<file path="design/flow/design.v">
`timescale 1ns/10ps
module mm_gcd (
    clock,
    reset,
    a,
    b,
    c,
    start,
    finished
);
input clock;
input reset;
input [31:0] a;
input [31:0] b;
output [31:0] c;
reg [31:0] c;
input start;
output finished;
reg finished;
reg [31:0] y;
reg [31:0] x;
always @(posedge clock) begin: MM_GCD_RTL
    if (reset == 0) begin
        y <= 0;
        x <= 0;
        finished <= 1;
        c <= 0;
    end
    else begin
        if (start) begin
            finished <= 1'b0;
            x <= a;
            y <= b;
        end
        else begin
            if ((y == 0)) begin
                finished <= 1'b1;
                c <= x;
            end
            else if ((x > y)) begin
                x <= (x - y);
            end
            else begin
                y <= (y - x);
            end
        end
    end
end
endmodule
</file>
<file path="design/flow/run.sh">
#!/bin/bash
# the make line also repeats each setting of config.mk as NAME=value (left out here)
make -C /OpenROAD-flow-scripts/flow DESIGN_CONFIG=/design/flow/config.mk WORK_HOME=/design/flow/orfs CLKGATE_MAP_FILE= finish
</file>
<file path="design/flow/config.mk">
export PLATFORM = sky130hd
export DESIGN_NAME = mm_gcd
export DESIGN_NICKNAME = mm_gcd
export VERILOG_FILES = /design/flow/design.v
export SDC_FILE = /design/flow/constraint.sdc
export NUM_CORES = 4
export LEC_CHECK = 0
export CAP_MARGIN = 20
export CORE_ASPECT_RATIO = 0.5
export CORE_MARGIN = 8
export CORE_UTILIZATION = 68
export CTS_CLUSTER_DIAMETER = 296
export CTS_CLUSTER_SIZE = 98
export HOLD_SLACK_MARGIN = -0.09
export MAX_ROUTING_LAYER = met4
export PLACE_DENSITY_LB_ADDON = 0.3
export SLEW_MARGIN = 20
export TNS_END_PERCENT = 35
</file>
<file path="design/flow/constraint.sdc">
create_clock -name core_clock -period 5.0 [get_ports {clock}]
set_input_delay 1.0000 -clock core_clock [delete_from_list [all_inputs] [get_ports {clock}]]
set_output_delay 1.0000 -clock core_clock [all_outputs]
set_load 0.01 [all_outputs]
</file>
==> results of run 1 <==
==> per-layer routing <==
metal,track usage,vias up,share of wire
met5,-,-,0
met4,0.123,0,0.039
met3,0.0734,92,0.097
met2,0.519,486,0.44
met1,0.413,3729,0.42
li1,-,3641,-
==> through the flow <==
stage                     utilization  worst slack [ns]
after global routing            0.811             0.781
after CTS                       0.809              1.15
final                           0.811             0.966
after global placement          0.781              1.26
after floorplan                     -              2.15
after detailed placement        0.782              1.17
==> final cells by class <==
type	instances	area [um^2]	share of cell area
inverter	83	312	0.0351
sequential	97	1940	0.219
timing repair buffer	109	1080	0.121
clock buffer	10	229	0.0258
clock inverter	6	62.6	0.00705
multi-input combinational	755	5070	0.571
tap	145	181	0.0204
==> qor.tcl, run 1 <==
set qor(outcome) {no timing/DRC/antenna violations}
set qor(timing.rr.start) {y[19]}
set qor(final_max_slew_viol_count) 0
set qor(critical_path_peak_fanout) 30
set qor(min_period_ns) 4.03
set qor(yosysWarningCount) 1
set qor(critPathLaunchType) {flop}
set qor(hold_path_startpoint) {c[1]}
set qor(die_w_um) 166
set qor(crit_share_post_route) 0.807
set qor(postSynth.asyncResetShare) 0
set qor(grt_pass1_wl_um) 40200
set qor(port-buffer-count) 99
set qor(drt-wirelength-per-cell_um) 20.9
set qor(drc) 0
set qor(worstSetupPathType) {reg -> reg}
set qor(launching_instance_or_port_of_the_critical_path) {y[19]}
set qor(grtUsageTotal) 0.331
set qor(synth_top_flop_cell) {dfxtp_1}
set qor(min_path_cells) 2
set qor(rr_worst_depth) 10
set qor(filler_free_cell_count_of_the_finished_design) 1205
set qor(yosys.stat.seqShare) 0.255
set qor(placement.cell_area_um2) 8560
set qor(final_hold_violations) 0
set qor(num_rows) 27
set qor(max-slew-margin-rel) 0.238
set qor(post_synth_instance_area_um2) 7630
set qor(openroad.warnings) 57
set qor(post_cts.resized_instances) 0
set qor(firstDrtPassIters) 8
set qor(worst_min_delay_path_category) {reg -> reg}
set qor(ff2ff_setup_slack_ns) 0.97
set qor(mux_area_frac) 0.00525
set qor(post_synth_and_or_nand_nor_area_fraction) 0.172
set qor(core_um2) 10900
set qor(synth_area_leader_cell) {dfxtp_1}
set qor(min_to) {c[1]}
set qor(type_of_element_capturing_the_critical_path) {flop}
set qor(netlist.area_leader.share) 0.255
set qor(route.antenna.remaining_nets) 0
set qor(insertedDiodeCount) 0
set qor(die-height_um) 90.9
set qor(post_synth_fa_ha_maj_area_fraction) 0.109
set qor(critical_path.slowest_cell) {a211o_1}
set qor(area_growth_pct) 16.4
set qor(report.final.setup_viol) 0
set qor(stdcell_area_um2) 8880
set qor(cts_buffers) 9
set qor(timing.max_cap.violations) 0
set qor(critical_path_cell_count) 10
set qor(grt_max_degree) 40
set qor(io_pins) 100
set qor(h_tree_lvl_count) 3
set qor(cp_top_family) {AND-OR/OR-AND gates}
set qor(fp_nets) 1129
set qor(average_via_count_per_standard_cell) 6.60
set qor(post_cts.repair.setup_buffers) 0
set qor(synth_cell_type_count) 80
set qor(pre_place_util) 0.697
set qor(post_synth_main_area_contributors) {dfxtp_1 25%, ha_1 10%, a21oi_1 8.3%, nand2_1 6.7%, xnor2_1 4.0%}
set qor(finish.net_count) 1187
set qor(synth_cells) 997
set qor(finalHoldWorstSlack_ns) 0.457
set qor(critical_path.n_buffers_inverters) 1
set qor(clockRootBuffer) {clkbuf_16}
set qor(first_global_vias) 7537
set qor(place_congestion) 1.04
set qor(finalSetupTns_ns) 0
set qor(crit_path_frequent_cell) {nand2_1}
set qor(crit-reg2reg-capture) {x[24]}
set qor(drt_iter0_drc) 944
set qor(clock_latency_ns) 0.36
set qor(max_freq_mhz) 248
set qor(design.die.area_um2) 15100
set qor(antenna_violations_before_repair) 0
set qor(hpwlAfterDp_um) 19200
set qor(gr-total-overflow) 0
set qor(critical_path.max_stage_delay_ns) 0.96
set qor(place_inst) 1187
set qor(total_wire_length_after_detailed_routing_um) 25200
set qor(synth.cells.most_frequent) {136 x nand2_1, 127 x a21oi_1, 97 x dfxtp_1}
set qor(cp_cell_sequence) {inv_1 > ha_1 > and3_4 > nand2_1 > nor3_2 > nand3_1 > o31ai_1 > a211o_1 > nand2_1 > a311oi_1}
set qor(cts.reportedPaths.clkPinSlew_ns) 0.07
set qor(critical_path_arrival_ns) 4.28
set qor(ys_ff) 97
set qor(clock_tree_from_tritoncts) {built}
set qor(clock-skew-final_ns) 0.0116
set qor(main_logic_family_after_synthesis) {AND-OR/OR-AND gates}
set qor(number_of_enable_flip_flop_cells) 0
set qor(cts_hold_repair.buffers) 0
set qor(chip_area_estimate_from_yosys_synthesis_um2) 7630
set qor(clock_path_buffers) 2
set qor(worst_slew_pin_slew_ns) 1.14
set qor(clock_sink_count) 97
set qor(rsz_0062_raised_after_global_routing) {no}
set qor(cp_data_required_time_ns) 5.25
set qor(ys_sh_aoi) 0.316
set qor(crit_end) {x[24]}
set qor(tally_of_filler_cells_in_the_layout) 770
set qor(yosys-stat-cells) 997
set qor(via_count) 7948
set qor(synth.most_common_cell) {nand2_1}
set qor(synth_xor_xnor_area_share) 0.0620
set qor(syn_area_per_cell_um2) 7.65
==> run 2: changes to the inputs <==
Settings changed: ABC_AREA from default to 1, CAP_MARGIN 20 to 30, CORE_ASPECT_RATIO 0.5 to default, CORE_MARGIN 8 to 2, CORE_UTILIZATION 68 to 72, CTS_CLUSTER_DIAMETER 296 to 36, CTS_CLUSTER_SIZE 98 to 50, HOLD_SLACK_MARGIN -0.09 to default, MAX_ROUTING_LAYER met4 to default, PLACE_DENSITY_LB_ADDON 0.3 to 0.04, TNS_END_PERCENT 35 to default.
Clock period 5.0 ns to 5.08 ns, I/O delays scaled along.
==> qor.tcl, run 2 <==
set qor(firstDrtPassIters) 9 ;# +1
set qor(netlist.area_leader.share) 0.246 ;# -0.00847
set qor(clock_sink_count) 97 ;# unchanged
set qor(syn_area_per_cell_um2) 5.72 ;# -25%
set qor(fp_nets) 1641 ;# +45%
set qor(crit-reg2reg-capture) {x[21]}
set qor(hold_path_startpoint) {y[27]}
set qor(crit_end) {x[21]}
set qor(report.final.setup_viol) 0 ;# unchanged
set qor(cp_cell_sequence) {inv_1 > ha_1 > fa_1 > inv_1 > nand2_1 > nand2_1 > nand2_1 > nand2_2 > nand2_1 > nand2_2 > nand2_2 > nand2_4 > nand3_4 > nand2_4 > inv_1 > nor2_1 > nor2_1}
set qor(clock_path_buffers) 2 ;# unchanged
set qor(ff2ff_setup_slack_ns) 1.66 ;# +0.69 ns
set qor(io_pins) 100 ;# unchanged
set qor(grt_pass1_wl_um) 44500 ;# +11%
set qor(synth.cells.most_frequent) {566 x nand2_1, 248 x inv_1, 131 x a21oi_1}
set qor(crit_share_post_route) 0.673 ;# -0.134
set qor(ys_ff) 97 ;# unchanged
set qor(chip_area_estimate_from_yosys_synthesis_um2) 8630 ;# +13%
set qor(cts_hold_repair.buffers) 0 ;# unchanged
set qor(critPathLaunchType) {flop}
set qor(place_congestion) 1.13 ;# +8.8%
set qor(cp_top_family) {simple AND/OR/NAND/NOR gates}
set qor(synth_area_leader_cell) {nand2_1}
set qor(ys_sh_aoi) 0.129 ;# -0.187
set qor(finish.net_count) 1704 ;# +44%
set qor(worst_slew_pin_slew_ns) 0.836 ;# -0.307 ns
set qor(yosys.stat.seqShare) 0.225 ;# -0.0296
set qor(grtUsageTotal) 0.428 ;# +0.0969
set qor(via_count) 10055 ;# +27%
set qor(synth_cells) 1509 ;# +51%
set qor(yosysWarningCount) 1 ;# unchanged
set qor(grt_max_degree) 90 ;# +130%
set qor(clock-skew-final_ns) 0.00762 ;# -0.00400 ns
set qor(min_to) {y[27]}
set qor(average_via_count_per_standard_cell) 5.85 ;# -11%
set qor(synth_xor_xnor_area_share) 0.0304 ;# -0.0316
set qor(cts.reportedPaths.clkPinSlew_ns) 0.07 ;# about the same
set qor(h_tree_lvl_count) 3 ;# unchanged
set qor(design.die.area_um2) 12900 ;# -15%
set qor(die_w_um) 113 ;# -32%
set qor(num_rows) 39 ;# +44%
set qor(post_synth_main_area_contributors) {nand2_1 25%, dfxtp_1 22%, inv_1 11%, ha_1 9.1%, a21oi_1 7.6%}
set qor(clock_tree_from_tritoncts) {built}
set qor(clockRootBuffer) {clkbuf_16}
set qor(main_logic_family_after_synthesis) {simple AND/OR/NAND/NOR gates}
set qor(tally_of_filler_cells_in_the_layout) 777 ;# +0.91%
set qor(rr_worst_depth) 17 ;# +7
set qor(rsz_0062_raised_after_global_routing) {no}
set qor(antenna_violations_before_repair) 0 ;# unchanged
set qor(postSynth.asyncResetShare) 0 ;# unchanged
set qor(timing.rr.start) {x[0]}
set qor(drt-wirelength-per-cell_um) 15.8 ;# -24%
set qor(post_cts.resized_instances) 0 ;# unchanged
set qor(final_hold_violations) 0 ;# unchanged
set qor(cts_buffers) 9 ;# unchanged
set qor(critical_path.max_stage_delay_ns) 0.53 ;# -0.43 ns
set qor(gr-total-overflow) 0 ;# unchanged
set qor(openroad.warnings) 58 ;# +1.8%
set qor(die-height_um) 113 ;# +25%
set qor(port-buffer-count) 99 ;# unchanged
set qor(critical_path.slowest_cell) {nand2_4}
set qor(post_synth_fa_ha_maj_area_fraction) 0.0960 ;# -0.0126
set qor(insertedDiodeCount) 0 ;# unchanged
set qor(synth_cell_type_count) 36 ;# -55%
set qor(drt_iter0_drc) 1473 ;# +56%
set qor(timing.max_cap.violations) 0 ;# unchanged
set qor(min_path_cells) 2 ;# unchanged
set qor(core_um2) 11600 ;# +5.7%
set qor(mux_area_frac) 0 ;# -0.00525
set qor(critical_path_arrival_ns) 3.68 ;# -0.60 ns
set qor(crit_path_frequent_cell) {nand2_1}
set qor(synth_top_flop_cell) {dfxtp_1}
set qor(outcome) {no timing/DRC/antenna violations}
set qor(synth.most_common_cell) {nand2_1}
set qor(clock_latency_ns) 0.36 ;# about the same
set qor(critical_path_cell_count) 17 ;# +7
set qor(launching_instance_or_port_of_the_critical_path) {x[0]}
set qor(route.antenna.remaining_nets) 0 ;# unchanged
set qor(worstSetupPathType) {reg -> reg}
set qor(critical_path_peak_fanout) 33 ;# +10%
set qor(yosys-stat-cells) 1509 ;# +51%
set qor(post_synth_instance_area_um2) 8630 ;# +13%
set qor(worst_min_delay_path_category) {reg -> reg}
set qor(hpwlAfterDp_um) 19500 ;# +1.2%
set qor(finalSetupTns_ns) 0 ;# unchanged
set qor(type_of_element_capturing_the_critical_path) {flop}
set qor(critical_path.n_buffers_inverters) 3 ;# +2
set qor(min_period_ns) 3.42 ;# -0.614 ns
set qor(first_global_vias) 9430 ;# +25%
set qor(max_freq_mhz) 292 ;# +18%
set qor(drc) 0 ;# unchanged
set qor(cp_data_required_time_ns) 5.34 ;# +0.09 ns
set qor(final_max_slew_viol_count) 0 ;# unchanged
set qor(max-slew-margin-rel) 0.443 ;# +0.205
set qor(total_wire_length_after_detailed_routing_um) 27200 ;# +7.9%
set qor(pre_place_util) 0.746 ;# +0.0496
set qor(post_synth_and_or_nand_nor_area_fraction) 0.379 ;# +0.207
set qor(post_cts.repair.setup_buffers) 0 ;# unchanged
set qor(area_growth_pct) 14.5
set qor(number_of_enable_flip_flop_cells) 0 ;# unchanged
## run 2: cell type report
| cell class | count | area [um^2] | share of cell area |
|---|---|---|---|
| multi-input cells | 1106 | 5480 | 0.554 |
| flip-flops and latches | 97 | 1940 | 0.196 |
| repair buffers | 105 | 1030 | 0.104 |
| inverters | 253 | 950 | 0.0961 |
| clock buffers | 11 | 243 | 0.0246 |
| well taps | 143 | 179 | 0.0181 |
| clock inverters | 5 | 63.8 | 0.00646 |
## run 2: stage by stage
step / hold WS (ns) / instances / worst slack (ns) / instance area (um^2) / utilization
after floorplan: 0.458 / 1509 / 2.86 / 8630 / -
after global placement: 0.474 / 1704 / 2.04 / 9580 / 0.828
after detailed placement: 0.476 / 1704 / 1.84 / 9580 / 0.828
after CTS: 0.486 / 1720 / 1.81 / 9880 / 0.855
after global routing: 0.512 / 1720 / 1.54 / 9880 / 0.855
final: 0.489 / 1720 / 1.66 / 9880 / 0.855
## run 2: routing by layer
metal	vias up	global-route usage	part of all wire
met1	4400	0.564	0.39
li1	4773	-	-
met4	0	0.238	0.052
met5	-	0	0
met3	132	0.0781	0.13
met2	750	0.665	0.43
==> run 3: changes to the inputs <==
Settings changed: ABC_AREA 1 to default, CAP_MARGIN 30 to 20, CTS_CLUSTER_DIAMETER 36 to 30, CTS_CLUSTER_SIZE 50 to 85, PLACE_DENSITY_LB_ADDON 0.04 to default, SETUP_SLACK_MARGIN from default to 0.66.
Clock period 5.08 ns to 3.54 ns, I/O delays scaled along.
==> qor.tcl, run 3 <==
set qor(postSynth.asyncResetShare) 0 ;# unchanged
set qor(yosys.stat.seqShare) 0.255 ;# +0.0296
set qor(hpwlAfterDp_um) 19500 ;# about the same
set qor(ys_sh_aoi) 0.316 ;# +0.187
set qor(placement.cell_area_um2) 8820 ;# -7.9%
set qor(stop_stage) {5_1_grt}
set qor(yosys-stat-cells) 997 ;# -34%
set qor(grtUsageTotal) 0.989
set qor(die_w_um) 107 ;# -5.8%
set qor(place_inst) 1213 ;# -29%
set qor(clock_sink_count) 97 ;# unchanged
set qor(main_logic_family_after_synthesis) {AND-OR/OR-AND gates}
set qor(mux_area_frac) 0.00525 ;# +0.00525
set qor(gr-total-overflow) 1024
set qor(cts_buffers) 9 ;# unchanged
set qor(io_pins) 100 ;# unchanged
set qor(chip_area_estimate_from_yosys_synthesis_um2) 7630 ;# -12%
set qor(place_congestion) 1.05 ;# -7.7%
set qor(synth_cells) 997 ;# -34%
set qor(synth.most_common_cell) {nand2_1}
set qor(synth_top_flop_cell) {dfxtp_1}
set qor(post_synth_fa_ha_maj_area_fraction) 0.109 ;# +0.0126
set qor(clock_path_buffers) 2 ;# unchanged
set qor(preCtsSetupSlack_ns) 0.0268 ;# -1.82 ns
set qor(clockRootBuffer) {clkbuf_8}
set qor(synth.cells.most_frequent) {136 x nand2_1, 127 x a21oi_1, 97 x dfxtp_1}
set qor(port-buffer-count) 99 ;# unchanged
set qor(syn_area_per_cell_um2) 7.65 ;# +34%
set qor(post_synth_instance_area_um2) 7630 ;# -12%
set qor(outcome) {aborted with a tool error}
set qor(number_of_enable_flip_flop_cells) 0 ;# unchanged
set qor(fp_nets) 1129 ;# -31%
set qor(design.die.area_um2) 11400 ;# -11%
set qor(error_message) {[ERROR GRT-0232] Routing congestion too high. Check the congestion heatmap in the GUI.}
set qor(yosysWarningCount) 1 ;# unchanged
set qor(ys_ff) 97 ;# unchanged
set qor(netlist.area_leader.share) 0.255 ;# +0.00847
set qor(pre_place_util) 0.739 ;# -0.00758
set qor(synth_cell_type_count) 80 ;# +120%
set qor(h_tree_lvl_count) 3 ;# unchanged
set qor(num_rows) 37 ;# -5.1%
set qor(synth_area_leader_cell) {dfxtp_1}
set qor(die-height_um) 107 ;# -5.8%
set qor(post_synth_main_area_contributors) {dfxtp_1 25%, ha_1 10%, a21oi_1 8.3%, nand2_1 6.7%, xnor2_1 4.0%}
set qor(post_synth_and_or_nand_nor_area_fraction) 0.172 ;# -0.207
set qor(core_um2) 10300 ;# -11%
set qor(synth_xor_xnor_area_share) 0.0620 ;# +0.0316
run 3: what timing repair did:
| action | CTS |
|---|---|
| hold buffers | 0 |
| pin swaps | 13 |
| setup endpoints to repair | 63 |
| hold endpoints to repair | 0 |
| resized | 53 |
| setup buffers | 12 |
run 3: routing by layer:
layer,GRT overflow,track usage
met3,6,0.725
met4,283,1.17
met5,1,0.390
met1,6,0.854
met2,728,1.32
==> run 4: changes to the inputs <==
Settings changed: CORE_UTILIZATION 72 to 68, CTS_CLUSTER_DIAMETER 30 to 94, CTS_CLUSTER_SIZE 85 to default, SETUP_SLACK_MARGIN 0.66 to default.
Clock period 3.54 ns to 2.73 ns, I/O delays scaled along.
==> qor.tcl, run 4 <==
set qor(outcome) {aborted with a tool error}
set qor(stop_stage) {5_1_grt}
set qor(error_message) {[ERROR GRT-0116] Global routing finished with congestion. Check the congestion regions in the DRC Viewer.}
set qor(chip_area_estimate_from_yosys_synthesis_um2) 7630 ;# unchanged
set qor(post_synth_and_or_nand_nor_area_fraction) 0.172 ;# unchanged
set qor(ys_sh_aoi) 0.316 ;# unchanged
set qor(gr-total-overflow) 117
set qor(port-buffer-count) 99 ;# unchanged
set qor(place_congestion) 1.10 ;# +5.0%
set qor(yosysWarningCount) 1 ;# unchanged
set qor(die_w_um) 110 ;# +2.8%
set qor(num_rows) 38 ;# +2.7%
set qor(synth_xor_xnor_area_share) 0.0620 ;# unchanged
set qor(main_logic_family_after_synthesis) {AND-OR/OR-AND gates}
set qor(cts_buffers) 9 ;# unchanged
set qor(yosys-stat-cells) 997 ;# unchanged
set qor(synth_top_flop_cell) {dfxtp_1}
set qor(design.die.area_um2) 12100 ;# +5.7%
set qor(cts_hold_repair.buffers) 0 ;# unchanged
set qor(yosys.stat.seqShare) 0.255 ;# unchanged
set qor(core_um2) 10900 ;# +5.5%
set qor(mux_area_frac) 0.00525 ;# unchanged
set qor(clock_sink_count) 97 ;# unchanged
set qor(synth.most_common_cell) {nand2_1}
set qor(netlist.area_leader.share) 0.255 ;# unchanged
set qor(grtUsageTotal) 0.767
set qor(ys_ff) 97 ;# unchanged
set qor(pre_place_util) 0.701 ;# -0.0383
set qor(post_synth_instance_area_um2) 7630 ;# unchanged
set qor(hpwlAfterDp_um) 22000 ;# +13%
set qor(synth_cell_type_count) 80 ;# unchanged
set qor(clockRootBuffer) {clkbuf_8}
set qor(post_synth_main_area_contributors) {dfxtp_1 25%, ha_1 10%, a21oi_1 8.3%, nand2_1 6.7%, xnor2_1 4.0%}
set qor(h_tree_lvl_count) 3 ;# unchanged
set qor(synth_area_leader_cell) {dfxtp_1}
set qor(die-height_um) 110 ;# +2.8%
set qor(post_synth_fa_ha_maj_area_fraction) 0.109 ;# unchanged
set qor(postSynth.asyncResetShare) 0 ;# unchanged
set qor(synth.cells.most_frequent) {136 x nand2_1, 127 x a21oi_1, 97 x dfxtp_1}
set qor(synth_cells) 997 ;# unchanged
set qor(fp_nets) 1129 ;# unchanged
set qor(number_of_enable_flip_flop_cells) 0 ;# unchanged
set qor(clock_path_buffers) 2 ;# unchanged
set qor(syn_area_per_cell_um2) 7.65 ;# unchanged
set qor(io_pins) 100 ;# unchanged
-- run 4: stage by stage --
| step | worst slack [ns] | instances | cell area, um^2 |
|---|---|---|---|
| floorplan | 0.0197 | 997 | 7640 |
| detailed placement | -0.208 | 1347 | 9850 |
| global placement | -0.117 | 1347 | 9850 |
| CTS | -0.0900 | 1372 | 10500 |
-- run 4: layer usage --
| layer | overflow | track usage |
|---|---|---|
| met2 | 60 | 0.943 |
| met5 | 0 | 0.165 |
| met1 | 2 | 0.751 |
| met4 | 51 | 0.841 |
| met3 | 4 | 0.583 |
-- run 4: what timing repair did --
item,CTS
endpoints found under the hold margin,0
cloned,2
gates resized,86
pin swaps,43
endpoints found under the setup margin,64
setup buffers,8
==> run 5: changes to the inputs <==
Settings changed: ABC_AREA from default to 0, CORE_UTILIZATION 68 to 66, CTS_CLUSTER_DIAMETER 94 to 281, CTS_CLUSTER_SIZE from default to 62, GPL_ROUTABILITY_DRIVEN from default to 1, MAX_ROUTING_LAYER from default to met4, PLACE_DENSITY_LB_ADDON from default to 0.2, SETUP_SLACK_MARGIN from default to 0.15, SLEW_MARGIN 20 to 10.
Clock period 2.73 ns to 4.97 ns, I/O delays scaled along.
==> qor.tcl, run 5 <==
set qor(outcome) {no timing/DRC/antenna violations}
set qor(area_growth_pct) 16.3
set qor(drt_iter0_drc) 890
set qor(drc) 0
set qor(cp_top_family) {AND-OR/OR-AND gates}
set qor(rsz_0062_raised_after_global_routing) {no}
set qor(openroad.warnings) 57
set qor(critical_path.n_buffers_inverters) 1
set qor(ff2ff_setup_slack_ns) 1.00
set qor(postSynth.asyncResetShare) 0 ;# unchanged
set qor(synth_cells) 997 ;# unchanged
set qor(netlist.area_leader.share) 0.255 ;# unchanged
set qor(main_logic_family_after_synthesis) {AND-OR/OR-AND gates}
set qor(yosysWarningCount) 1 ;# unchanged
set qor(critical_path.max_stage_delay_ns) 0.97
set qor(critical_path_arrival_ns) 4.22
set qor(crit-reg2reg-capture) {x[6]}
set qor(h_tree_lvl_count) 3 ;# unchanged
set qor(worst_min_delay_path_category) {reg -> reg}
set qor(clock_path_buffers) 2 ;# unchanged
set qor(cp_data_required_time_ns) 5.22
set qor(core_um2) 11400 ;# +4.4%
set qor(cp_cell_sequence) {inv_1 > ha_1 > and3_4 > nand2_1 > nor3_2 > nand3_1 > o31ai_1 > a211o_1 > nand2_1 > a311oi_1}
set qor(launching_instance_or_port_of_the_critical_path) {y[19]}
set qor(via_count) 7955
set qor(grt_pass1_wl_um) 40500
set qor(crit_end) {x[6]}
set qor(grt_max_degree) 58
set qor(synth.cells.most_frequent) {136 x nand2_1, 127 x a21oi_1, 97 x dfxtp_1}
set qor(finalSetupTns_ns) 0
set qor(yosys.stat.seqShare) 0.255 ;# unchanged
set qor(cts.reportedPaths.clkPinSlew_ns) 0.08
set qor(port-buffer-count) 99 ;# unchanged
set qor(post_cts.repair.setup_buffers) 0 ;# -8
set qor(final_max_slew_viol_count) 0
set qor(min_path_cells) 2
set qor(type_of_element_capturing_the_critical_path) {flop}
set qor(die-height_um) 112 ;# +1.4%
set qor(drt-wirelength-per-cell_um) 21.5
set qor(insertedDiodeCount) 0
set qor(fp_nets) 1129 ;# unchanged
set qor(post_synth_fa_ha_maj_area_fraction) 0.109 ;# unchanged
set qor(yosys-stat-cells) 997 ;# unchanged
set qor(clockRootBuffer) {clkbuf_16}
set qor(critical_path_peak_fanout) 30
set qor(clock_sink_count) 97 ;# unchanged
set qor(cts_buffers) 9 ;# unchanged
set qor(syn_area_per_cell_um2) 7.65 ;# unchanged
set qor(post_cts.resized_instances) 0 ;# -100%
set qor(critPathLaunchType) {flop}
set qor(antenna_violations_before_repair) 0
set qor(post_synth_main_area_contributors) {dfxtp_1 25%, ha_1 10%, a21oi_1 8.3%, nand2_1 6.7%, xnor2_1 4.0%}
set qor(cts_hold_repair.buffers) 0 ;# unchanged
set qor(fin_util) 0.780
set qor(worstSetupPathType) {reg -> reg}
set qor(route.antenna.remaining_nets) 0
set qor(synth_top_flop_cell) {dfxtp_1}
set qor(max-slew-margin-rel) 0.230
set qor(critical_path.slowest_cell) {a211o_1}
set qor(report.final.setup_viol) 0
set qor(hold_path_startpoint) {c[25]}
set qor(io_pins) 100 ;# unchanged
set qor(crit_share_post_route) 0.798
set qor(clock_latency_ns) 0.37
set qor(synth.most_common_cell) {nand2_1}
set qor(first_global_vias) 7713
set qor(total_wire_length_after_detailed_routing_um) 25800
set qor(critical_path_cell_count) 10
set qor(post_synth_instance_area_um2) 7630 ;# unchanged
set qor(clock_tree_from_tritoncts) {built}
set qor(ys_ff) 97 ;# unchanged
set qor(gr-total-overflow) 0
set qor(hpwlAfterDp_um) 19100 ;# -13%
set qor(timing.max_cap.violations) 0
set qor(firstDrtPassIters) 6
set qor(min_period_ns) 3.97
set qor(num_rows) 39 ;# +2.6%
set qor(chip_area_estimate_from_yosys_synthesis_um2) 7630 ;# unchanged
set qor(timing.rr.start) {y[19]}
set qor(synth_area_leader_cell) {dfxtp_1}
set qor(worst_slew_pin_slew_ns) 1.15
set qor(synth_cell_type_count) 80 ;# unchanged
set qor(synth_xor_xnor_area_share) 0.0620 ;# unchanged
set qor(ys_sh_aoi) 0.316 ;# unchanged
set qor(finalHoldWorstSlack_ns) 0.456
set qor(min_to) {c[25]}
set qor(place_congestion) 1.04 ;# -5.1%
set qor(clock-skew-final_ns) 0.0118
set qor(rr_worst_depth) 10
set qor(pre_place_util) 0.671 ;# -0.0297
set qor(mux_area_frac) 0.00525 ;# unchanged
set qor(design.die.area_um2) 12400 ;# +2.9%
set qor(final_hold_violations) 0
set qor(max_freq_mhz) 252
set qor(finish.net_count) 1186
set qor(grtUsageTotal) 0.420
set qor(average_via_count_per_standard_cell) 6.62
set qor(post_synth_and_or_nand_nor_area_fraction) 0.172 ;# unchanged
set qor(number_of_enable_flip_flop_cells) 0 ;# unchanged
set qor(die_w_um) 112 ;# +1.4%
set qor(crit_path_frequent_cell) {nand2_1}
-- run 5: area by class of cell --
cell class / instances / area, um^2
multi-input combinational: 755 / 5070
timing repair buffer: 108 / 1070
tap: 143 / 179
clock inverter: 5 / 62.6
inverter: 83 / 312
fill: 827 / 2500
clock buffer: 10 / 239
sequential: 97 / 1940
-- run 5: through the flow --
stage                     instance area, um^2  setup slack, ns  cells
after global routing                     8870            0.866   1201
final                                    8870             1.00   1201
after detailed placement                 8560             1.15   1185
after CTS                                8860             1.13   1200
after global placement                   8540             1.42   1184
after floorplan                          7630             2.12    997
-- run 5: layer usage --
| metal | GRT usage | share of wire | vias to the layer above |
|---|---|---|---|
| met5 | - | 0 | - |
| met4 | 0.282 | 0.076 | 0 |
| met3 | 0.0822 | 0.092 | 145 |
| met2 | 0.669 | 0.46 | 497 |
| met1 | 0.479 | 0.37 | 3675 |
| li1 | - | - | 3638 |
==> run 6: changes to the inputs <==
Settings changed: ABC_AREA 0 to default, CORE_UTILIZATION 66 to 40, CTS_CLUSTER_DIAMETER 281 to 332, CTS_CLUSTER_SIZE 62 to 100, GPL_ROUTABILITY_DRIVEN 1 to default, MAX_ROUTING_LAYER met4 to default, PLACE_DENSITY from default to 0.89, PLACE_DENSITY_LB_ADDON 0.2 to default, SETUP_SLACK_MARGIN 0.15 to default, SLEW_MARGIN 10 to 20.
Clock period 4.97 ns to 5.0 ns, I/O delays scaled along.
==> qor.tcl, run 6 <==
set qor(outcome) {no timing/DRC/antenna violations}
set qor(critical_path.max_stage_delay_ns) 0.57 ;# -0.40 ns
set qor(cts_hold_repair.buffers) 0 ;# unchanged
set qor(max_freq_mhz) 274 ;# +8.9%
set qor(post_synth_fa_ha_maj_area_fraction) 0.109 ;# unchanged
set qor(ys_ff) 97 ;# unchanged
set qor(critical_path.slowest_cell) {o31ai_1}
set qor(place_inst) 1279 ;# +7.9%
set qor(total_wire_length_after_detailed_routing_um) 25700 ;# -0.70%
set qor(worstSetupPathType) {reg -> reg}
set qor(first_global_vias) 7379 ;# -4.3%
set qor(grt_pass1_wl_um) 39800 ;# -1.6%
set qor(critical_path_cell_count) 11 ;# +1
set qor(critical_path_arrival_ns) 3.95 ;# -0.27 ns
set qor(synth_area_leader_cell) {dfxtp_1}
set qor(syn_area_per_cell_um2) 7.65 ;# unchanged
set qor(critical_path.n_buffers_inverters) 1 ;# unchanged
set qor(post_synth_instance_area_um2) 7630 ;# unchanged
set qor(netlist.area_leader.share) 0.255 ;# unchanged
set qor(rsz_0062_raised_after_global_routing) {no}
set qor(drt_iter0_drc) 702 ;# -21%
set qor(main_logic_family_after_synthesis) {AND-OR/OR-AND gates}
set qor(min_path_cells) 2 ;# unchanged
set qor(gr-total-overflow) 0 ;# unchanged
set qor(report.final.setup_viol) 0 ;# unchanged
set qor(via_count) 7813 ;# -1.8%
set qor(worst_min_delay_path_category) {reg -> reg}
set qor(design.die.area_um2) 20200 ;# +62%
set qor(synth.most_common_cell) {nand2_1}
set qor(critPathLaunchType) {flop}
set qor(synth_cells) 997 ;# unchanged
set qor(place_congestion) 0.986 ;# -5.2%
set qor(finalSetupTns_ns) 0 ;# unchanged
set qor(pre_place_util) 0.408 ;# -0.263
set qor(io_pins) 100 ;# unchanged
set qor(final_hold_violations) 0 ;# unchanged
set qor(average_via_count_per_standard_cell) 6.03 ;# -9.0%
set qor(hpwlAfterDp_um) 19700 ;# +3.5%
set qor(num_rows) 50 ;# +28%
set qor(post_synth_main_area_contributors) {dfxtp_1 25%, ha_1 10%, a21oi_1 8.3%, nand2_1 6.7%, xnor2_1 4.0%}
set qor(clockRootBuffer) {clkbuf_16}
set qor(clock_latency_ns) 0.36 ;# about the same
set qor(insertedDiodeCount) 0 ;# unchanged
set qor(synth_top_flop_cell) {dfxtp_1}
set qor(ff2ff_setup_slack_ns) 1.36 ;# +0.35 ns
set qor(cp_top_family) {AND-OR/OR-AND gates}
set qor(final_max_slew_viol_count) 0 ;# unchanged
set qor(cts_buffers) 9 ;# unchanged
set qor(synth.cells.most_frequent) {136 x nand2_1, 127 x a21oi_1, 97 x dfxtp_1}
set qor(clock_tree_from_tritoncts) {built}
set qor(rr_worst_depth) 11 ;# +1
set qor(finalHoldWorstSlack_ns) 0.453 ;# -0.00241 ns
set qor(ys_sh_aoi) 0.316 ;# unchanged
set qor(route.antenna.remaining_nets) 0 ;# unchanged
set qor(clock_sink_count) 97 ;# unchanged
set qor(finish.net_count) 1189 ;# +0.25%
set qor(grt_max_degree) 58 ;# unchanged
set qor(crit-reg2reg-capture) {y[4]}
set qor(port-buffer-count) 99 ;# unchanged
set qor(clock-skew-final_ns) 0.00732 ;# -0.00444 ns
set qor(antenna_violations_before_repair) 0 ;# unchanged
set qor(area_growth_pct) 18.2
set qor(mux_area_frac) 0.00525 ;# unchanged
set qor(core_um2) 18700 ;# +65%
set qor(stdcell_area_um2) 9010 ;# +1.6%
set qor(fp_nets) 1129 ;# unchanged
set qor(yosys-stat-cells) 997 ;# unchanged
set qor(cp_data_required_time_ns) 5.31 ;# +0.09 ns
set qor(hold_path_startpoint) {c[9]}
set qor(max-slew-margin-rel) 0.407 ;# +0.177
set qor(filler_free_cell_count_of_the_finished_design) 1296 ;# +7.9%
set qor(drc) 0 ;# unchanged
set qor(timing.rr.start) {y[19]}
set qor(crit_path_frequent_cell) {nand2_1}
set qor(h_tree_lvl_count) 3 ;# unchanged
set qor(postSynth.asyncResetShare) 0 ;# unchanged
set qor(critical_path_peak_fanout) 19 ;# -37%
set qor(post_cts.resized_instances) 0 ;# unchanged
set qor(worst_slew_pin_slew_ns) 0.885 ;# -0.270 ns
set qor(timing.max_cap.violations) 0 ;# unchanged
set qor(yosysWarningCount) 1 ;# unchanged
set qor(die-height_um) 142 ;# +27%
set qor(cts.reportedPaths.clkPinSlew_ns) 0.07 ;# about the same
set qor(post_cts.repair.setup_buffers) 0 ;# unchanged
set qor(openroad.warnings) 57 ;# unchanged
set qor(die_w_um) 142 ;# +27%
set qor(min_to) {c[9]}
set qor(launching_instance_or_port_of_the_critical_path) {y[19]}
set qor(clock_path_buffers) 2 ;# unchanged
set qor(post_synth_and_or_nand_nor_area_fraction) 0.172 ;# unchanged
set qor(synth_xor_xnor_area_share) 0.0620 ;# unchanged
set qor(chip_area_estimate_from_yosys_synthesis_um2) 7630 ;# unchanged
set qor(synth_cell_type_count) 80 ;# unchanged
set qor(firstDrtPassIters) 5 ;# -1
set qor(min_period_ns) 3.64 ;# -0.325 ns
set qor(yosys.stat.seqShare) 0.255 ;# unchanged
set qor(grtUsageTotal) 0.253 ;# -0.167
set qor(cp_cell_sequence) {inv_1 > ha_1 > and3_4 > nand2_1 > nor3_2 > nand3_1 > o31ai_1 > a21o_1 > nand3_4 > a211o_1 > nand2_1}
set qor(placement.cell_area_um2) 8690 ;# +1.5%
set qor(type_of_element_capturing_the_critical_path) {flop}
set qor(crit_end) {y[4]}
set qor(drt-wirelength-per-cell_um) 19.8 ;# -8.0%
set qor(number_of_enable_flip_flop_cells) 0 ;# unchanged
set qor(crit_share_post_route) 0.729 ;# -0.0697
==> run 6: per-stage QoR <==
| step | setup slack, ns | utilization |
|---|---|---|
| floorplan | 2.15 | - |
| global placement | 1.40 | 0.464 |
| detailed placement | 1.32 | 0.464 |
| CTS | 1.29 | 0.481 |
| global route | 1.10 | 0.482 |
| finish | 1.36 | 0.482 |
==> run 6: routing by layer <==
metal,vias up,part of all wire,track usage
met2,402,0.47,0.422
met1,3689,0.40,0.310
met3,80,0.070,0.0458
met5,-,0,0
met4,0,0.055,0.132
li1,3642,-,-
==> run 6: layout make-up <==
| class | count | area (um^2) |
|---|---|---|
| Sequential cell | 97 | 1940 |
| Clock buffer | 9 | 225 |
| Inverter | 83 | 312 |
| Fill cell | 1797 | 9690 |
| Tap cell | 234 | 293 |
| Multi-Input combinational cell | 755 | 5070 |
| Timing Repair Buffer | 111 | 1090 |
| Clock inverter | 7 | 85.1 |
==> run 7: changes to the inputs <==
Settings changed: CORE_UTILIZATION 40 to 68, CTS_CLUSTER_DIAMETER 332 to 103, CTS_CLUSTER_SIZE 100 to default, PLACE_DENSITY 0.89 to default.
Clock period 5.0 ns to 3.04 ns, I/O delays scaled along.
==> qor.tcl, run 7 <==
set qor(port-buffer-count) 99 ;# unchanged
set qor(die-height_um) 110 ;# -23%
set qor(synth_cell_type_count) 80 ;# unchanged
set qor(clock_path_buffers) 2 ;# unchanged
set qor(place_congestion) 1.06 ;# +7.8%
set qor(io_pins) 100 ;# unchanged
set qor(h_tree_lvl_count) 3 ;# unchanged
set qor(netlist.area_leader.share) 0.255 ;# unchanged
set qor(hpwlAfterDp_um) 21500 ;# +8.9%
set qor(post_synth_main_area_contributors) {dfxtp_1 25%, ha_1 10%, a21oi_1 8.3%, nand2_1 6.7%, xnor2_1 4.0%}
set qor(pre_place_util) 0.701 ;# +0.293
set qor(num_rows) 38 ;# -24%
set qor(synth.most_common_cell) {nand2_1}
set qor(number_of_enable_flip_flop_cells) 0 ;# unchanged
set qor(gr-total-overflow) 18
set qor(synth_xor_xnor_area_share) 0.0620 ;# unchanged
set qor(yosys-stat-cells) 997 ;# unchanged
set qor(ys_sh_aoi) 0.316 ;# unchanged
set qor(yosysWarningCount) 1 ;# unchanged
set qor(synth_top_flop_cell) {dfxtp_1}
set qor(post_synth_and_or_nand_nor_area_fraction) 0.172 ;# unchanged
set qor(cts_buffers) 9 ;# unchanged
set qor(clock_sink_count) 97 ;# unchanged
set qor(core_um2) 10900 ;# -42%
set qor(mux_area_frac) 0.00525 ;# unchanged
set qor(place_inst) 1312 ;# +2.6%
set qor(fp_nets) 1129 ;# unchanged
set qor(yosys.stat.seqShare) 0.255 ;# unchanged
set qor(outcome) {aborted with a tool error}
set qor(error_message) {[ERROR GRT-0232] Routing congestion too high. Check the congestion heatmap in the GUI.}
set qor(chip_area_estimate_from_yosys_synthesis_um2) 7630 ;# unchanged
set qor(postSynth.asyncResetShare) 0 ;# unchanged
set qor(synth_cells) 997 ;# unchanged
set qor(main_logic_family_after_synthesis) {AND-OR/OR-AND gates}
set qor(post_synth_fa_ha_maj_area_fraction) 0.109 ;# unchanged
set qor(syn_area_per_cell_um2) 7.65 ;# unchanged
set qor(synth_area_leader_cell) {dfxtp_1}
set qor(synth.cells.most_frequent) {136 x nand2_1, 127 x a21oi_1, 97 x dfxtp_1}
set qor(design.die.area_um2) 12100 ;# -40%
set qor(post_synth_instance_area_um2) 7630 ;# unchanged
set qor(die_w_um) 110 ;# -23%
set qor(clockRootBuffer) {clkbuf_8}
set qor(grtUsageTotal) 0.665
set qor(stop_stage) {5_1_grt}
set qor(cts_hold_repair.buffers) 0 ;# unchanged
set qor(ys_ff) 97 ;# unchanged
==> run 7: routing by layer <==
metal | GRT overflow | GRT usage
met5 | 0 | 0.0893
met3 | 0 | 0.471
met4 | 10 | 0.607
met2 | 8 | 0.851
met1 | 0 | 0.700
==> run 7: through the flow <==
step                cell area (um^2)  hold slack [ns]  setup slack [ns]
CTS                             9820            0.460            0.0127
detailed placement              9550            0.447            -0.280
global placement                9550            0.443            -0.175
floorplan                       7630            0.449             0.194
==> run 7: repair_timing <==
item,in CTS
endpoints found under the setup margin,26
hold endpoints to repair,0
gates resized,10
pin swaps,6
gates cloned,0
setup buffers,4
==> run 8: changes to the inputs <==
Settings changed: CORE_UTILIZATION 68 to 50, CTS_CLUSTER_DIAMETER 103 to default, SETUP_SLACK_MARGIN from default to 0.57.
Clock period 3.04 ns to 2.11 ns, I/O delays scaled along.
==> qor.tcl, run 8 <==
set qor(final_max_slew_viol_count) 0
set qor(openroad.warnings) 61
set qor(core_um2) 15000 ;# +38%
set qor(post_synth_fa_ha_maj_area_fraction) 0.109 ;# unchanged
set qor(clock-skew-final_ns) 0.0143
set qor(clock_path_buffers) 2 ;# unchanged
set qor(h_tree_lvl_count) 3 ;# unchanged
set qor(crit_end) {y[16]}
set qor(clock_latency_ns) 0.38
set qor(synth_xor_xnor_area_share) 0.0620 ;# unchanged
set qor(cts_hold_repair.buffers) 0 ;# unchanged
set qor(cts.reportedPaths.clkPinSlew_ns) 0.08
set qor(place_congestion) 0.970 ;# -8.7%
set qor(max-slew-margin-rel) 0.232
set qor(ys_ff) 97 ;# unchanged
set qor(fp_nets) 1129 ;# unchanged
set qor(finish.net_count) 1529
set qor(synth.most_common_cell) {nand2_1}
set qor(crit_share_post_route) 1.71
set qor(synth_cells) 997 ;# unchanged
set qor(rsz_0062_raised_after_global_routing) {yes}
set qor(number_of_enable_flip_flop_cells) 0 ;# unchanged
set qor(total_wire_length_after_detailed_routing_um) 41100
set qor(route.antenna.remaining_nets) 0
set qor(worstSetupPathType) {reg -> reg}
set qor(chip_area_estimate_from_yosys_synthesis_um2) 7630 ;# unchanged
set qor(crit-reg2reg-capture) {y[16]}
set qor(via_count) 10437
set qor(port-buffer-count) 99 ;# unchanged
set qor(tally_of_filler_cells_in_the_layout) 702
set qor(main_logic_family_after_synthesis) {AND-OR/OR-AND gates}
set qor(cp_top_family) {AND-OR/OR-AND gates}
set qor(max_freq_mhz) 278
set qor(postSynth.asyncResetShare) 0 ;# unchanged
set qor(io_pins) 100 ;# unchanged
set qor(grtUsageTotal) 0.404
set qor(final_hold_violations) 0
set qor(firstDrtPassIters) 12
set qor(drc) 0
set qor(ff2ff_setup_slack_ns) -1.49
set qor(place_inst) 1527 ;# +16%
set qor(post_synth_and_or_nand_nor_area_fraction) 0.172 ;# unchanged
set qor(mux_area_frac) 0.00525 ;# unchanged
set qor(netlist.area_leader.share) 0.255 ;# unchanged
set qor(ys_sh_aoi) 0.316 ;# unchanged
set qor(finalSetupTns_ns) -67.46
set qor(syn_area_per_cell_um2) 7.65 ;# unchanged
set qor(synth_top_flop_cell) {dfxtp_1}
set qor(area_growth_pct) 74.7
set qor(pre_place_util) 0.507 ;# -0.193
set qor(synth.cells.most_frequent) {136 x nand2_1, 127 x a21oi_1, 97 x dfxtp_1}
set qor(antenna_violations_before_repair) 3
set qor(drt_iter0_drc) 1514
set qor(worst_slew_pin_slew_ns) 1.14
set qor(outcome) {complete, but fails checks}
set qor(report.final.setup_viol) 96
set qor(gr-total-overflow) 0
set qor(clockRootBuffer) {clkbuf_16}
set qor(timing.rr.start) {x[5]}
set qor(min_to) {c[25]}
set qor(cp_data_required_time_ns) 2.36
set qor(critical_path.slowest_cell) {o21ai_0}
set qor(drt-wirelength-per-cell_um) 25.8
set qor(cts_buffers) 9 ;# unchanged
set qor(check.faults) {negative setup slack}
set qor(critical_path_peak_fanout) 3
set qor(launching_instance_or_port_of_the_critical_path) {x[5]}
set qor(final_critical_path_setup_slack_ns) -1.49
set qor(post_synth_instance_area_um2) 7630 ;# unchanged
set qor(die-height_um) 128 ;# +16%
set qor(timing.max_cap.violations) 0
set qor(hpwlAfterDp_um) 23700 ;# +10%
set qor(critical_path_cell_count) 13
set qor(clock_tree_from_tritoncts) {built}
set qor(die_w_um) 128 ;# +16%
set qor(grt_max_degree) 44
set qor(average_via_count_per_standard_cell) 6.56
set qor(min_period_ns) 3.60
set qor(filler_free_cell_count_of_the_finished_design) 1591
set qor(crit_path_frequent_cell) {buf_4}
set qor(critical_path.max_stage_delay_ns) 0.87
set qor(num_rows) 45 ;# +18%
set qor(yosys-stat-cells) 997 ;# unchanged
set qor(synth_cell_type_count) 80 ;# unchanged
set qor(cp_cell_sequence) {buf_4 > inv_1 > ha_1 > buf_4 > o21ai_0 > a21oi_2 > o31ai_4 > o21ai_4 > a221oi_4 > buf_4 > xnor2_2 > nand3_1 > a311oi_1}
set qor(min_path_cells) 2
set qor(critical_path_arrival_ns) 3.85
set qor(type_of_element_capturing_the_critical_path) {flop}
set qor(yosys.stat.seqShare) 0.255 ;# unchanged
set qor(clock_sink_count) 97 ;# unchanged
set qor(grt_pass1_wl_um) 50500
set qor(critPathLaunchType) {flop}
set qor(rr_worst_depth) 13
set qor(design.die.area_um2) 16300 ;# +35%
set qor(finalHoldWorstSlack_ns) 0.460
set qor(hold_path_startpoint) {c[25]}
set qor(first_global_vias) 9214
set qor(yosysWarningCount) 1 ;# unchanged
set qor(worst_min_delay_path_category) {reg -> reg}
set qor(post_synth_main_area_contributors) {dfxtp_1 25%, ha_1 10%, a21oi_1 8.3%, nand2_1 6.7%, xnor2_1 4.0%}
set qor(synth_area_leader_cell) {dfxtp_1}
set qor(critical_path.n_buffers_inverters) 4
-- run 8: what timing repair did --
action,in CTS,in global routing
gates cloned,6,1
endpoints found under the setup margin,130,97
setup buffers,32,8
gates resized,190,199
pin swaps,77,103
-- run 8: cell type report --
cell class | instances | area (um^2) | area share
Sequential cell | 97 | 1970 | 0.148
Clock inverter | 6 | 55.1 | 0.00413
Antenna cell | 1 | 2.50 | 0.000188
Tap cell | 188 | 235 | 0.0176
Timing Repair Buffer | 451 | 4020 | 0.302
Clock buffer | 10 | 239 | 0.0179
Inverter | 83 | 322 | 0.0241
Multi-Input combinational cell | 755 | 6480 | 0.486
-- run 8: through the flow --
step           area (um^2)   util  setup WS [ns]
2_1_floorplan         7810      -         -0.543
3_3_place_gp         11100  0.736          -1.10
3_5_place_dp         11100  0.737         -0.924
4_1_cts              12400  0.828         -0.677
5_1_grt              13300  0.886          -1.51
6_report             13300  0.887          -1.49
-- run 8: per-layer routing --
metal / global-route usage / vias up / part of all wire
met4: 0.250 / 4 / 0.11
met5: 0 / - / 0.00051
met3: 0.0473 / 368 / 0.11
met1: 0.497 / 4862 / 0.34
met2: 0.676 / 869 / 0.44
li1: - / 4334 / -
==> run 9: changes to the inputs <==
Settings changed: CAP_MARGIN 20 to 0, CELL_PAD_IN_SITES_DETAIL_PLACEMENT from default to 1, CORE_UTILIZATION 50 to 40, CTS_CLUSTER_SIZE from default to 13, GPL_ROUTABILITY_DRIVEN from default to 0, GPL_TIMING_DRIVEN from default to 0, MAX_ROUTING_LAYER from default to met4, PLACE_DENSITY_LB_ADDON from default to 0.16, SETUP_SLACK_MARGIN 0.57 to 0.58, TNS_END_PERCENT from default to 40.
Clock period 2.11 ns to 6.59 ns, I/O delays scaled along.
==> qor.tcl, run 9 <==
set qor(grt_max_degree) 18 ;# -59%
set qor(synth.cells.most_frequent) {136 x nand2_1, 127 x a21oi_1, 97 x dfxtp_1}
set qor(drc) 0 ;# unchanged
set qor(main_logic_family_after_synthesis) {AND-OR/OR-AND gates}
set qor(synth_cells) 997 ;# unchanged
set qor(cp_data_required_time_ns) 6.80 ;# +4.44 ns
set qor(place_inst) 1329 ;# -13%
set qor(post_synth_and_or_nand_nor_area_fraction) 0.172 ;# unchanged
set qor(min_period_ns) 3.67 ;# +0.0730 ns
set qor(num_rows) 50 ;# +11%
set qor(fp_nets) 1129 ;# unchanged
set qor(port-buffer-count) 98 ;# -1.0%
set qor(rr_worst_depth) 11 ;# -2
set qor(timing.rr.start) {y[4]}
set qor(worst_min_delay_path_category) {reg -> reg}
set qor(max_freq_mhz) 272 ;# -2.0%
set qor(antenna_violations_before_repair) 0 ;# -3
set qor(finish.net_count) 1238 ;# -19%
set qor(synth_cell_type_count) 80 ;# unchanged
set qor(post_synth_main_area_contributors) {dfxtp_1 25%, ha_1 10%, a21oi_1 8.3%, nand2_1 6.7%, xnor2_1 4.0%}
set qor(report.final.setup_viol) 0 ;# -100%
set qor(crit-reg2reg-capture) {y[29]}
set qor(h_tree_lvl_count) 3 ;# unchanged
set qor(total_wire_length_after_detailed_routing_um) 29300 ;# -29%
set qor(average_via_count_per_standard_cell) 5.99 ;# -8.6%
set qor(netlist.area_leader.share) 0.255 ;# unchanged
set qor(fin_util) 0.491 ;# -0.396
set qor(yosysWarningCount) 1 ;# unchanged
set qor(gr-total-overflow) 0 ;# unchanged
set qor(critical_path.n_buffers_inverters) 1 ;# -3
set qor(clockRootBuffer) {clkbuf_16}
set qor(critical_path.max_stage_delay_ns) 0.63 ;# -0.24 ns
set qor(insertedDiodeCount) 0 ;# -1
set qor(grt_pass1_wl_um) 44600 ;# -12%
set qor(io_pins) 100 ;# unchanged
set qor(max-slew-margin-rel) 0.381 ;# +0.149
set qor(grtUsageTotal) 0.297 ;# -0.107
set qor(min_path_cells) 2 ;# unchanged
set qor(finalHoldWorstSlack_ns) 0.456 ;# -0.00370 ns
set qor(cts_hold_repair.buffers) 0 ;# unchanged
set qor(timing.max_cap.violations) 0 ;# unchanged
set qor(core_um2) 18700 ;# +24%
set qor(drt-wirelength-per-cell_um) 21.8 ;# -16%
set qor(firstDrtPassIters) 5 ;# -7
set qor(clock_path_buffers) 2 ;# unchanged
set qor(clock_latency_ns) 0.36 ;# -0.02 ns
set qor(via_count) 8055 ;# -23%
set qor(synth_xor_xnor_area_share) 0.0620 ;# unchanged
set qor(synth_top_flop_cell) {dfxtp_1}
set qor(finalSetupTns_ns) 0 ;# +67.46 ns
set qor(final_hold_violations) 0 ;# unchanged
set qor(final_critical_path_setup_slack_ns) 2.92 ;# +4.41 ns
set qor(yosys-stat-cells) 997 ;# unchanged
set qor(hold_path_startpoint) {c[6]}
set qor(critical_path.slowest_cell) {o31ai_1}
set qor(cp_cell_sequence) {inv_1 > ha_1 > and2_1 > nand4_1 > nor3_1 > nand3_1 > o31ai_1 > a21oi_1 > nor3_2 > a21boi_1 > a2111oi_2}
set qor(rsz_0062_raised_after_global_routing) {no}
set qor(post_synth_fa_ha_maj_area_fraction) 0.109 ;# unchanged
set qor(worstSetupPathType) {reg -> reg}
set qor(placement.cell_area_um2) 8900 ;# -20%
set qor(stdcell_area_um2) 9180 ;# -31%
set qor(outcome) {no timing/DRC/antenna violations}
set qor(clock_sink_count) 97 ;# unchanged
set qor(route.antenna.remaining_nets) 0 ;# unchanged
set qor(clock-skew-final_ns) 0.00959 ;# -0.00470 ns
set qor(drt_iter0_drc) 547 ;# -64%
set qor(cts_buffers) 9 ;# unchanged
set qor(syn_area_per_cell_um2) 7.65 ;# unchanged
set qor(ff2ff_setup_slack_ns) 2.92 ;# +4.41 ns
set qor(launching_instance_or_port_of_the_critical_path) {y[4]}
set qor(ys_sh_aoi) 0.316 ;# unchanged
set qor(yosys.stat.seqShare) 0.255 ;# unchanged
set qor(critical_path_peak_fanout) 7 ;# +4
set qor(crit_share_post_route) 0.557 ;# -1.15
set qor(post_synth_instance_area_um2) 7630 ;# unchanged
set qor(synth_area_leader_cell) {dfxtp_1}
set qor(post_cts.resized_instances) 0 ;# -100%
set qor(first_global_vias) 8181 ;# -11%
set qor(die-height_um) 142 ;# +11%
set qor(pre_place_util) 0.408 ;# -0.0996
set qor(ys_ff) 97 ;# unchanged
set qor(hpwlAfterDp_um) 23100 ;# -2.4%
set qor(preCtsSetupSlack_ns) 2.89 ;# +3.81 ns
set qor(die_w_um) 142 ;# +11%
set qor(openroad.warnings) 57 ;# -6.6%
set qor(cp_top_family) {simple AND/OR/NAND/NOR gates}
set qor(worst_slew_pin_slew_ns) 0.925 ;# -0.214 ns
set qor(filler_free_cell_count_of_the_finished_design) 1344 ;# -16%
set qor(cts.reportedPaths.clkPinSlew_ns) 0.08 ;# about the same
set qor(area_growth_pct) 20.3
set qor(critical_path_cell_count) 11 ;# -2
set qor(post_cts.repair.setup_buffers) 0 ;# -100%
set qor(crit_end) {y[29]}
set qor(type_of_element_capturing_the_critical_path) {flop}
set qor(final_max_slew_viol_count) 0 ;# unchanged
set qor(mux_area_frac) 0.00525 ;# unchanged
set qor(number_of_enable_flip_flop_cells) 0 ;# unchanged
set qor(min_to) {c[6]}
set qor(critical_path_arrival_ns) 3.88 ;# +0.03 ns
set qor(chip_area_estimate_from_yosys_synthesis_um2) 7630 ;# unchanged
set qor(critPathLaunchType) {flop}
set qor(design.die.area_um2) 20200 ;# +24%
set qor(postSynth.asyncResetShare) 0 ;# unchanged
set qor(synth.most_common_cell) {nand2_1}
set qor(clock_tree_from_tritoncts) {built}
-- run 9: routing by layer --
layer,global-route usage,share of wire,up-vias
li1,-,-,3741
met1,0.354,0.42,3941
met2,0.488,0.48,289
met3,0.0458,0.055,84
met4,0.150,0.052,0
met5,-,0,-
-- run 9: final cells by class --
| type | count | area, um^2 |
|---|---|---|
| multi-input combinational | 755 | 5060 |
| fill | 2348 | 9530 |
| inverter | 83 | 312 |
| timing repair buffer | 98 | 981 |
| sequential | 97 | 1940 |
| tap | 234 | 293 |
| clock inverter | 6 | 52.6 |
| clock buffer | 9 | 225 |
| buffer | 62 | 309 |
==> run 10: changes to the inputs <==
Settings changed: ABC_AREA from default to 1, CAP_MARGIN 0 to 20, CELL_PAD_IN_SITES_DETAIL_PLACEMENT 1 to default, CORE_UTILIZATION 40 to 70, CTS_CLUSTER_DIAMETER from default to 375, CTS_CLUSTER_SIZE 13 to 71, GPL_ROUTABILITY_DRIVEN 0 to default, GPL_TIMING_DRIVEN 0 to default, MAX_ROUTING_LAYER met4 to default, PLACE_DENSITY_LB_ADDON 0.16 to default, SETUP_SLACK_MARGIN 0.58 to -0.24, TNS_END_PERCENT 40 to default.
Clock period 6.59 ns to 3.42 ns, I/O delays scaled along.
==> qor.tcl, run 10 <==
set qor(max_freq_mhz) 357 ;# +31%
set qor(number_of_enable_flip_flop_cells) 0 ;# unchanged
set qor(synth.cells.most_frequent) {566 x nand2_1, 248 x inv_1, 131 x a21oi_1}
set qor(post_cts.repair.setup_buffers) 0 ;# unchanged
set qor(cts.reportedPaths.clkPinSlew_ns) 0.08 ;# about the same
set qor(seq_cell_area_um2) 1940 ;# unchanged
set qor(cp_data_required_time_ns) 3.67 ;# -3.13 ns
set qor(first_global_vias) 9128 ;# +12%
set qor(synth_area_leader_cell) {nand2_1}
set qor(critical_path_peak_fanout) 32 ;# +25
set qor(clock_path_buffers) 2 ;# unchanged
set qor(hold_path_startpoint) {y[31]}
set qor(yosys-stat-cells) 1509 ;# +51%
set qor(clock_tree_from_tritoncts) {built}
set qor(mux_area_frac) 0 ;# -0.00525
set qor(post_synth_fa_ha_maj_area_fraction) 0.0960 ;# -0.0126
set qor(post_synth_main_area_contributors) {nand2_1 25%, dfxtp_1 22%, inv_1 11%, ha_1 9.1%, a21oi_1 7.6%}
set qor(rsz_0062_raised_after_global_routing) {no}
set qor(ys_sh_aoi) 0.129 ;# -0.187
set qor(report.final.setup_viol) 0 ;# unchanged
set qor(clockRootBuffer) {clkbuf_16}
set qor(crit_path_frequent_cell) {nand2_1}
set qor(max-slew-margin-rel) 0.458 ;# +0.0774
set qor(num_rows) 40 ;# -20%
set qor(total_wire_length_after_detailed_routing_um) 27300 ;# -6.8%
set qor(grt_max_degree) 89 ;# +71
set qor(yosys.stat.seqShare) 0.225 ;# -0.0296
set qor(openroad.warnings) 60 ;# +5.3%
set qor(post_synth_and_or_nand_nor_area_fraction) 0.379 ;# +0.207
set qor(firstDrtPassIters) 6 ;# +1
set qor(launching_instance_or_port_of_the_critical_path) {y[2]}
set qor(outcome) {no timing/DRC/antenna violations}
set qor(synth_cells) 1509 ;# +51%
set qor(average_via_count_per_standard_cell) 5.76 ;# -3.8%
set qor(grtUsageTotal) 0.415 ;# +0.118
set qor(post_synth_instance_area_um2) 8630 ;# +13%
set qor(min_to) {y[31]}
set qor(crit-reg2reg-capture) {y[28]}
set qor(design.die.area_um2) 13200 ;# -34%
set qor(final-comb-area_um2) 5480 ;# +8.1%
set qor(rr_worst_depth) 17 ;# +6
set qor(pre_place_util) 0.719 ;# +0.311
set qor(drt_iter0_drc) 1342 ;# +150%
set qor(gr-total-overflow) 0 ;# unchanged
set qor(postSynth.asyncResetShare) 0 ;# unchanged
set qor(clock_latency_ns) 0.36 ;# about the same
set qor(syn_area_per_cell_um2) 5.72 ;# -25%
set qor(finish.net_count) 1708 ;# +38%
set qor(drc) 0 ;# unchanged
set qor(worstSetupPathType) {reg -> reg}
set qor(antenna_violations_before_repair) 0 ;# unchanged
set qor(core_um2) 12000 ;# -36%
set qor(tally_of_filler_cells_in_the_layout) 931 ;# -60%
set qor(yosysWarningCount) 1 ;# unchanged
set qor(place_congestion) 1.08
set qor(worst_slew_pin_slew_ns) 0.812 ;# -0.113 ns
set qor(critical_path_cell_count) 17 ;# +6
set qor(crit_end) {y[28]}
set qor(timing.max_cap.violations) 0 ;# unchanged
set qor(critPathLaunchType) {flop}
set qor(fin_util) 0.827 ;# +0.336
set qor(crit_share_post_route) 0.819 ;# +0.262
set qor(critical_path.n_buffers_inverters) 2 ;# +1
set qor(h_tree_lvl_count) 3 ;# unchanged
set qor(grt_pass1_wl_um) 43300 ;# -2.9%
set qor(main_logic_family_after_synthesis) {simple AND/OR/NAND/NOR gates}
set qor(ys_ff) 97 ;# unchanged
set qor(fp_nets) 1641 ;# +45%
set qor(port-buffer-count) 99 ;# +1.0%
set qor(area_growth_pct) 15.1
set qor(cp_top_family) {simple AND/OR/NAND/NOR gates}
set qor(cts_hold_repair.buffers) 0 ;# unchanged
set qor(ff2ff_setup_slack_ns) 0.62 ;# -2.30 ns
set qor(critical_path_arrival_ns) 3.05 ;# -0.83 ns
set qor(die_w_um) 115 ;# -19%
set qor(synth_xor_xnor_area_share) 0.0304 ;# -0.0316
set qor(final_max_slew_viol_count) 0 ;# unchanged
set qor(min_period_ns) 2.80 ;# -0.872 ns
set qor(chip_area_estimate_from_yosys_synthesis_um2) 8630 ;# +13%
set qor(type_of_element_capturing_the_critical_path) {flop}
set qor(clock_sink_count) 97 ;# unchanged
set qor(insertedDiodeCount) 0 ;# unchanged
set qor(critical_path.max_stage_delay_ns) 0.47 ;# -0.16 ns
set qor(timing.rr.start) {y[2]}
set qor(io_pins) 100 ;# unchanged
set qor(worst_min_delay_path_category) {reg -> reg}
set qor(drt-wirelength-per-cell_um) 15.8 ;# -28%
set qor(hpwlAfterDp_um) 20100 ;# -13%
set qor(cts_buffers) 9 ;# unchanged
set qor(finalSetupTns_ns) 0 ;# unchanged
set qor(post_cts.resized_instances) 0 ;# unchanged
set qor(die-height_um) 115 ;# -19%
set qor(synth_cell_type_count) 36 ;# -55%
set qor(via_count) 9961 ;# +24%
set qor(netlist.area_leader.share) 0.246 ;# -0.00847
set qor(final_hold_violations) 0 ;# unchanged
set qor(route.antenna.remaining_nets) 0 ;# unchanged
set qor(synth_top_flop_cell) {dfxtp_1}
set qor(cp_cell_sequence) {inv_1 > ha_1 > nand2_1 > inv_2 > nand2_1 > nand2_1 > nand2_1 > nand2_2 > nand2_1 > nand2_2 > nand2_2 > nand2_4 > nand2_1 > nand2_1 > nand2_4 > o21ai_0 > nor2_1}
set qor(synth.most_common_cell) {nand2_1}
set qor(critical_path.slowest_cell) {ha_1}
set qor(clock-skew-final_ns) 0.00982 ;# +0.000233 ns
set qor(min_path_cells) 2 ;# unchanged
run 10: layout make-up:
class,instances,area share
multi-input cells,1106,0.551
flip-flops and latches,97,0.195
clock inverters,5,0.00642
clock buffers,11,0.0234
repair buffers,109,0.109
well taps,147,0.0185
inverters,253,0.0956
run 10: stage by stage:
step,hold WS (ns),setup WS (ns),cell area (um^2),std cells
after CTS,0.486,0.685,9930,1728
after global placement,0.466,0.863,9640,1712
after detailed placement,0.473,0.708,9640,1712
after global routing,0.512,0.380,9930,1728
after floorplan,0.458,1.22,8630,1509
final,0.490,0.619,9930,1728
run 10: layer usage:
| layer | vias up | global-route usage | routed length, um |
|---|---|---|---|
| met2 | 678 | 0.648 | 11600 |
| met5 | - | 0 | 0 |
| met3 | 140 | 0.0896 | 3370 |
| met4 | 0 | 0.239 | 1600 |
| met1 | 4366 | 0.530 | 10700 |
| li1 | 4777 | - | - |
